==> flow/design.v (excerpt) <==
module mat_mul #
	(
        parameter integer DIM_LOG = 2,     
        parameter integer DIM = 2**DIM_LOG,
        parameter integer SIZE = DIM*DIM,
        parameter integer SIZE_LOG = 2*DIM_LOG,
        parameter integer DATA_WIDTH = 32
    )
    (
		input wire  s00_axi_aclk,
		input wire  s00_axi_aresetn,
		output wire  s00_axis_tready,
		input wire [DATA_WIDTH-1 : 0] s00_axis_tdata,
		input wire  s00_axis_tlast,
        input wire  s00_axis_tvalid,
		output wire  m00_axis_tvalid,
        output wire [DATA_WIDTH-1 : 0] m00_axis_tdata,
        output wire [(DATA_WIDTH/8)-1 : 0] m00_axis_tstrb,
        output wire  m00_axis_tlast,
        input wire  m00_axis_tready,
        input wire sel, 
        input wire start
    );
	reg busy;               
	reg item_done;          
	reg matrix_done;        
	reg start_transfer;     
	reg transfer;           
	reg last_transfer;      
	reg mac_enable;         
    reg [DATA_WIDTH-1 : 0] mem_A [0 : SIZE-1];  
    reg [DATA_WIDTH-1 : 0] mem_B [0 : SIZE-1];  
    reg [DATA_WIDTH-1 : 0] mem_R [0 : SIZE-1];  
    reg [DATA_WIDTH-1 : 0] mat_A;    
    reg [DATA_WIDTH-1 : 0] mat_B;    
    reg [DATA_WIDTH-1 : 0] mat_R;    
    reg [SIZE_LOG-1 : 0] addr_stream_in;     
    reg [SIZE_LOG-1 : 0] addr_stream_out;    
    wire [SIZE_LOG-1 : 0] addr_A;    
    wire [SIZE_LOG-1 : 0] addr_B;    
    reg [SIZE_LOG-1 : 0] addr_R;     
    reg [DIM_LOG-1 : 0] row_cnt;     
    reg [DIM_LOG-1 : 0] col_cnt;     
    reg [DIM_LOG-1 : 0] tmp_cnt;     
    wire [DATA_WIDTH-1 : 0] mad;     
    reg [DATA_WIDTH-1 : 0] mac;      
  ...
make LEC_CHECK=0 ABC_AREA=1 CAP_MARGIN=5 CELL_PAD_IN_SITES_DETAIL_PLACEMENT=1 CELL_PAD_IN_SITES_GLOBAL_PLACEMENT=2 CORE_MARGIN=2 CORE_UTILIZATION=26 CTS_CLUSTER_DIAMETER=105 CTS_CLUSTER_SIZE=23 GPL_TIMING_DRIVEN=0 MAX_ROUTING_LAYER=met4 MIN_ROUTING_LAYER=met2 PLACE_DENSITY=0.6 SETUP_SLACK_MARGIN=2.56 SLEW_MARGIN=0 TNS_END_PERCENT=35 finish   # period 10.0 ns
run.sh (not shown) runs the stock make flow with config.mk's settings and CLKGATE_MAP_FILE=.
Edit:
ABC_AREA = unset   (was 1)
CAP_MARGIN = 20   (was 5)
CELL_PAD_IN_SITES_GLOBAL_PLACEMENT = unset   (was 2)
CTS_CLUSTER_DIAMETER = unset   (was 105)
CTS_CLUSTER_SIZE = unset   (was 23)
GPL_TIMING_DRIVEN = unset   (was 0)
MAX_ROUTING_LAYER = unset   (was met4)
MIN_ROUTING_LAYER = unset   (was met2)
SETUP_SLACK_MARGIN = unset   (was 2.56)
TNS_END_PERCENT = unset   (was 35)
What happened: Setup slack gets worse by 1.1 ns; routed wire length shrinks by 38%; count of clock-buffer cells in the layout rose by 69; via count went down by 46%; sequential share of layout area rose by 2.1 points.
Edit:
CELL_PAD_IN_SITES_DETAIL_PLACEMENT = unset   (was 1)
CORE_UTILIZATION = 72   (was 26)
CTS_CLUSTER_SIZE = 23   (was unset)
PLACE_DENSITY = unset   (was 0.6)
SLEW_MARGIN = 20   (was 0)
clock period = 6.95 ns   (was 10.0 ns; I/O delays follow)
Outcome: The changed run completed and failed the layout checks on negative setup slack; synthesized cell count does not change; global-route usage rises by 29 points; cell area falls by 1.4%; cell count falls by 28%; wire length rises by 15%; worst hold slack gains 0.019 ns; register-to-register slack loses 2.2 ns; first-iteration DRC count rises by 120%; sequential share of layout area rises by 0.77 points.
Edit:
CORE_UTILIZATION = 24   (was 72)
CTS_CLUSTER_SIZE = unset   (was 23)
PLACE_DENSITY = 0.6   (was unset)
clock period = 9.07 ns   (was 6.95 ns; I/O delays follow)
With this change the flow went through all stages and came out clean.
Flip-flop count stays the same.
Register-to-register slack is better by 1.2 ns.
Clock skew came out higher by 0.038 ns.
Edit:
ABC_AREA = 1   (was unset)
CORE_UTILIZATION = 72   (was 24)
CTS_CLUSTER_SIZE = 23   (was unset)
PLACE_DENSITY = unset   (was 0.6)
PLACE_DENSITY_LB_ADDON = 0.06   (was unset)
clock period = 5.04 ns   (was 9.07 ns; I/O delays follow)
After rerunning: The new run ran to the end with violations: negative setup slack. Hold slack degrades by 0.023 ns. Area after synthesis is higher by 3.8%. Clock skew is lower by 0.033 ns. Routed wire length is higher by 11%. Global-route usage is higher by 26 points. Design area is higher by 2.5%. Synthesized cell count is higher by 54%. Utilization is higher by 54 points.
